build 19:
==> flow/design.v (excerpt) <==
module fc_top(
	input wire clk,
	input wire rst_n,
	input wire valid_i,
	input wire [9*8-1:0] data_in,
	input wire [9*8-1:0] weight1,
	input wire [9*8-1:0] weight2,
	input wire [31:0] bias,
	output reg valid_o,
	output reg [7:0] data1_o,
	output reg [7:0] data2_o
);
parameter M0 = 4'd11;  
parameter n = 15;  
reg [9*8-1:0] weight1_inst;
reg [9*8-1:0] weight2_inst;
reg [32-1:0]  bias_inst;
wire signed [7:0] input_div [8:0];
wire signed [7:0] weight1_div [8:0];
wire signed [7:0] weight2_div [8:0];
wire signed [15:0] bias1;
wire signed [15:0] bias2;
reg       fc_en;
reg [3:0] cnt;
reg [5:0] num_cnt;
reg pe_en;
reg bias_en;
reg flush;
reg signed [7:0] pe_data;
reg signed [7:0] pe_weight1;
reg signed [7:0] pe_weight2;
wire signed [31:0] data_o_1,data_o_2;
reg signed [35:0] data_big_1, data_big_2;
genvar input_allo;
generate for (input_allo=0; input_allo<9; input_allo=input_allo+1)
	begin: INPUT_ALLOCATION
  ...
export LEC_CHECK = 0
export CAP_MARGIN = 20
export CORE_MARGIN = 2
export CORE_UTILIZATION = 60
export PLACE_DENSITY = 0.6
export SLEW_MARGIN = 20
create_clock -name core_clock -period 7.57 [get_ports {clk}]
run.sh (not shown) runs the stock make flow with config.mk's settings and CLKGATE_MAP_FILE=.
[inputs] build 98 vs build 19
Settings: CTS_CLUSTER_DIAMETER now 32, previously not set; TNS_END_PERCENT now 5, previously not set; CORE_UTILIZATION now 65, was 60; PLACE_DENSITY no longer set, was 0.6; SETUP_SLACK_MARGIN now 1.32, previously not set; MAX_ROUTING_LAYER now met4, previously not set; the clock period (ns, I/O delays scaled along) now 6.53, was 7.57.
--- outcome ---
- Build 98 has completed all stages; timing, DRC and antenna checks passed.
- Build 98 against build 19: worst-case setup margin in the final layout moved down; hold slack moved up; core region area moved down.
- For area fraction in full adders, half adders and majority gates, build 19 and build 98 come out practically identical.
- Re H-tree depth reported by CTS: build 19 was lower than build 98.
- Min register share of the cell area across build 19 and build 98: build 98
- Delta (build 98 minus build 19): buffers inserted during post-CTS setup optimization +69, number of logic stages on the critical path including buffering went up 7.7%.
- Build 98 ended with more largest incremental delay on the critical path than build 19.
- Comparing build 19 and build 98, the lower clock-buffer cell count was measured on build 19.
- Build 98 vs build 19 — global routing usage summed across all routing layers rose 10 points.
Modified inputs, build 17 compared to build 98
Settings: MAX_ROUTING_LAYER no longer set, was met4; CORE_UTILIZATION now 72, was 65; TNS_END_PERCENT no longer set, was 5; SETUP_SLACK_MARGIN no longer set, was 1.32; CTS_CLUSTER_SIZE now 38, previously not set; CTS_CLUSTER_DIAMETER no longer set, was 32; the clock period (ns, I/O delays scaled along) now 5.91, was 6.53.
## What came out
Build 98 finished every step from synthesis to the final layout, and the layout passed the timing, design-rule and antenna checks. Tool error ODB-0269 stopped build 17 during 5_1_grt; no final results. | post-CTS setup-driven buffer insertion count | higher: build 98 |. As of build 17, total half-perimeter wirelength after legalization and detailed placement had risen by a little under 10% compared to build 98. From build 98 to build 17 the numbers moved as follows: final weighted congestion in routability-driven placement grew by 0.021; core region area shrank by about 10%; die area shrank by 4300 µm²; number of buffers inserted by hold repair at cts held steady. Taking build 98 as the reference, in build 17 total CTS buffers down 48%, adder-cell area share of the yosys netlist flat, standard-cell row count down 4. Delta (build 17 minus build 98): netlist area before placement about even, post-placement setup slack fell 0.81 ns.
## Diff of input files: build 14 against build 17
Settings: PLACE_DENSITY_LB_ADDON: unset -> 0.26; SETUP_SLACK_MARGIN: unset -> -0.43; CORE_UTILIZATION: 72 -> 71; CTS_CLUSTER_SIZE: 38 -> 28; the clock period (ns, I/O delays scaled along): 5.91 -> 5.41.
### Flow results
Although it ran to completion, build 14 produced a layout that fails the final checks because of slew limit, setup timing.
Re number of buffers inserted by port buffering: no difference whatsoever between build 17 and build 14.
In the flow results for build 14 and build 17, the area inside the core boundary is smaller on build 17.
Overall die height was higher in build 14 than in build 17.


== run A ==
The RTL this note starts from:
==> flow/design.v <==
module pe_fc(
		input clk,
		input rst_n,
		input signed [7:0] data_i,
		input signed [7:0] weight_i,
		input signed [15:0] bias_i,
		input en,
		input bias_en,
		input flush,
		output reg signed [31:0] data_o
);
reg signed [15:0] mul;
reg signed [15:0] add;    
always @(posedge clk or negedge rst_n) begin
	if (!rst_n)
		mul <= 0;
	else 
		mul <= data_i * weight_i;
end
always @(*) begin
	if (en)
		add = mul;
	else if (bias_en)
		add = bias_i;
	else
		add = 0;
end
always @(posedge clk or negedge rst_n) begin
	if (!rst_n)
		data_o <= 0;
	else if (flush)
		data_o <= mul;
	else 
		data_o <= data_o + add;
end
endmodule
module fc_top(
	input wire clk,
	input wire rst_n,
	input wire valid_i,
	input wire [9*8-1:0] data_in,
	input wire [9*8-1:0] weight1,
	input wire [9*8-1:0] weight2,
	input wire [31:0] bias,
	output reg valid_o,
	output reg [7:0] data1_o,
	output reg [7:0] data2_o
);
parameter M0 = 4'd11;  
parameter n = 15;  
reg [9*8-1:0] weight1_inst;
reg [9*8-1:0] weight2_inst;
reg [32-1:0]  bias_inst;
wire signed [7:0] input_div [8:0];
wire signed [7:0] weight1_div [8:0];
wire signed [7:0] weight2_div [8:0];
wire signed [15:0] bias1;
wire signed [15:0] bias2;
reg       fc_en;
reg [3:0] cnt;
reg [5:0] num_cnt;
reg pe_en;
reg bias_en;
reg flush;
reg signed [7:0] pe_data;
reg signed [7:0] pe_weight1;
reg signed [7:0] pe_weight2;
wire signed [31:0] data_o_1,data_o_2;
reg signed [35:0] data_big_1, data_big_2;
genvar input_allo;
generate for (input_allo=0; input_allo<9; input_allo=input_allo+1)
	begin: INPUT_ALLOCATION
		assign input_div[input_allo] = data_in[(input_allo+1)*8 -1-:8];	
	end
endgenerate
genvar weight_allo;
generate for (weight_allo=0; weight_allo<9; weight_allo=weight_allo+1)
	begin: WEIGHT_ALLOCATION
		assign weight1_div[weight_allo] = weight1_inst[(weight_allo+1)*8 -1-:8];	
		assign weight2_div[weight_allo] = weight2_inst[(weight_allo+1)*8 -1-:8];	
	end
endgenerate
assign bias1 = bias_inst[15:0];
assign bias2 = bias_inst[31:16];
always @(posedge clk or negedge rst_n) begin
	if (!rst_n)
		weight1_inst <= 0;
	else if (valid_i)
		weight1_inst <= weight1;
end
always @(posedge clk or negedge rst_n) begin
	if (!rst_n)
		weight2_inst <= 0;
	else if (valid_i)
		weight2_inst <= weight2;
end
always @(posedge clk or negedge rst_n) begin
	if (!rst_n)
		bias_inst <= 0;
	else if (valid_i)
		bias_inst <= bias;
end
always @(posedge clk or negedge rst_n) begin
	if (!rst_n)
		fc_en <= 1'b0;
	else if (valid_i)
		fc_en <= 1'b1;
	else if (cnt == 4'd11)
		fc_en <= 1'b0;
end
always @(posedge clk or negedge rst_n) begin
	if (!rst_n)
		cnt <= 0;
	else if (cnt == 4'd12)
		cnt <= 0;
	else if (valid_i | fc_en)
		cnt <= cnt + 1'b1;
end
always @(posedge clk or negedge rst_n) begin
	if (!rst_n)
		num_cnt <= 0;
	else if (num_cnt == 6'd32 && valid_i)
		num_cnt <= 6'd1;
	else if (valid_i)
		num_cnt <= num_cnt + 1'b1;
end
always @(posedge clk or negedge rst_n) begin
	if (!rst_n)
		pe_en <= 1'b0;
	else if ((cnt>= 5'd1) && (cnt<= 5'd9))
		pe_en <= 1'b1;
	else 
		pe_en <= 1'b0;
end
always @(posedge clk or negedge rst_n) begin
	if (!rst_n)
		bias_en <= 1'b0;
	else if ((cnt== 5'd10) && (num_cnt == 6'd1))
		bias_en <= 1'b1;
	else 
		bias_en <= 1'b0;
end
always @(posedge clk or negedge rst_n) begin
	if (!rst_n)
		flush <= 1'b0;
	else if ((cnt== 5'd1) && (num_cnt == 6'd1))
		flush <= 1'b1;
	else 
		flush <= 1'b0;
end
always @(*) begin
	if ((cnt>= 5'd1) && (cnt<= 5'd9))
		pe_data = input_div[cnt-1];
	else
		pe_data = 0;
end
always @(*) begin
	if ((cnt>= 5'd1) && (cnt<= 5'd9))
		pe_weight1 = weight1_div[cnt-1];
	else
		pe_weight1 = 0;
end
always @(*) begin
	if ((cnt>= 5'd1) && (cnt<= 5'd9))
		pe_weight2 = weight2_div[cnt-1];
	else
		pe_weight2 = 0;
end
pe_fc u_pe_fc1(
	.clk(clk),
	.rst_n(rst_n),
	.data_i(pe_data),
	.weight_i(pe_weight1),
	.bias_i(bias1),
	.en(pe_en),
	.bias_en(bias_en),
	.flush(flush),
	.data_o(data_o_1)
);
pe_fc u_pe_fc2(
	.clk(clk),
	.rst_n(rst_n),
	.data_i(pe_data),
	.weight_i(pe_weight2),
	.bias_i(bias2),
	.en(pe_en),
	.bias_en(bias_en),
	.flush(flush),
	.data_o(data_o_2)
);
always @(posedge clk or negedge rst_n) begin
	if (!rst_n)
		data_big_1 <= 0;
	else
		data_big_1 <= data_o_1 * $signed({1'b0, M0});
end
always @(posedge clk or negedge rst_n) begin
	if (!rst_n)
		data_big_2 <= 0;
	else
		data_big_2 <= data_o_2 * $signed({1'b0, M0});
end
always@(posedge clk or negedge rst_n) begin  
	if(!rst_n)
		data1_o <= 0;
	else if((cnt== 5'd12) && (num_cnt == 6'd32)) begin
		if (data_big_1[35])
			data1_o <= (&data_big_1[35:22])?data_big_1[22:15]:8'h80;
		else 
			data1_o <= data_big_1[35:22]?8'h7f:data_big_1[22:15];
	end
end
always@(posedge clk or negedge rst_n) begin  
	if(!rst_n)
		data2_o <= 0;
	else if((cnt== 5'd12) && (num_cnt == 6'd32)) begin
		if (data_big_2[35])
			data2_o <= (&data_big_2[35:22])?data_big_2[22:15]:8'h80;
		else 
			data2_o <= data_big_2[35:22]?8'h7f:data_big_2[22:15];
	end
end
always@(posedge clk or negedge rst_n) begin
	if(!rst_n)
		valid_o <= 1'b0;
	else if (valid_o)
		valid_o <= 1'b0;
	else if ((cnt== 5'd12) && (num_cnt == 6'd32))
		valid_o <= 1'b1;
end
endmodule 
Settings: LEC_CHECK=0, CAP_MARGIN=20, CORE_MARGIN=2, CORE_UTILIZATION=65, CTS_CLUSTER_DIAMETER=32, HOLD_SLACK_MARGIN=0.3, MAX_ROUTING_LAYER=met4, SETUP_SLACK_MARGIN=1.32, SLEW_MARGIN=20; clock period 6.53 ns.
STATUS run=run A STAGES=ALL_DONE FINAL_CHECKS=FAILED CAUSE=setup timing
#### Input delta (run B over run A)
- a change of CORE_UTILIZATION from 65 to 40
- an added PLACE_DENSITY of 0.6
- a deleted HOLD_SLACK_MARGIN that had been 0.3
- a deleted SETUP_SLACK_MARGIN that had been 1.32
- a deleted MAX_ROUTING_LAYER that had been met4
- a deleted CTS_CLUSTER_DIAMETER that had been 32
- a change of the clock period (ns, I/O delays scaled along) from 6.53 to 8.0
- Run B: flow completed, timing, DRC and antenna clean
- NOTE final area run A->run B decreased by more than 10%
- Against run A as the reference, run B delivers a lower later-pin clock latency in the skew report.
- Note that the area occupied by multi-input gates recorded for run B amounts to 0.941 times the value seen in run A.
- Higher slew of the pin with the lowest slew margin among run A and run B: run A
- Looking at worst clock skew, run B sits 0.0071 ns above run A.
- [run B] area growth from synthesis to final layout fell 13 points relative to run A
Here is what was changed in the inputs of run C compared with run B.
- clearing PLACE_DENSITY, which used to be 0.6
- putting CTS_CLUSTER_DIAMETER at 32 where nothing was set
- putting SETUP_SLACK_MARGIN at 1.32 where nothing was set
- swapping 40 for 61 in CORE_UTILIZATION
- swapping 8.0 for 6.53 in the clock period (ns, I/O delays scaled along)
Across both runs, count of clock-buffer cells in the layout was higher for run C than for run B. Cmp run C and run B / post-placement setup slack / lower: run C. Comparing run C and run B, register fraction of the total cell area is higher on run B. Run C against run B: filler cell count went down; cell area went up. Against run B, run C reports a worst slew slack as a fraction of its limit that is lower. [compare] base=run B new=run C: number of global-route vias before repair +about 8%, utilization increased by 32 points relative to the old numbers. The total routing usage reported by global routing number comes out higher for run C vs run B. Run B has a higher chip area than run C.
Modified inputs, run D compared to run C
- CORE_UTILIZATION now 64, was 61
- MAX_ROUTING_LAYER now met4, previously not set
- HOLD_SLACK_MARGIN now -0.1, previously not set
Notes after the runs:
Summary of run C and run D: one run falls short of a clean finish, namely run D. Status run D: flow complete, layout not clean - setup timing. Number of placed instances, taps included essentially unchanged between run C and run D. [run D] biggest cell delay along the critical path rose 0.08 ns relative to run C. On part of the cycle the worst path needs: between run D and run C, it ends up lower for run C.
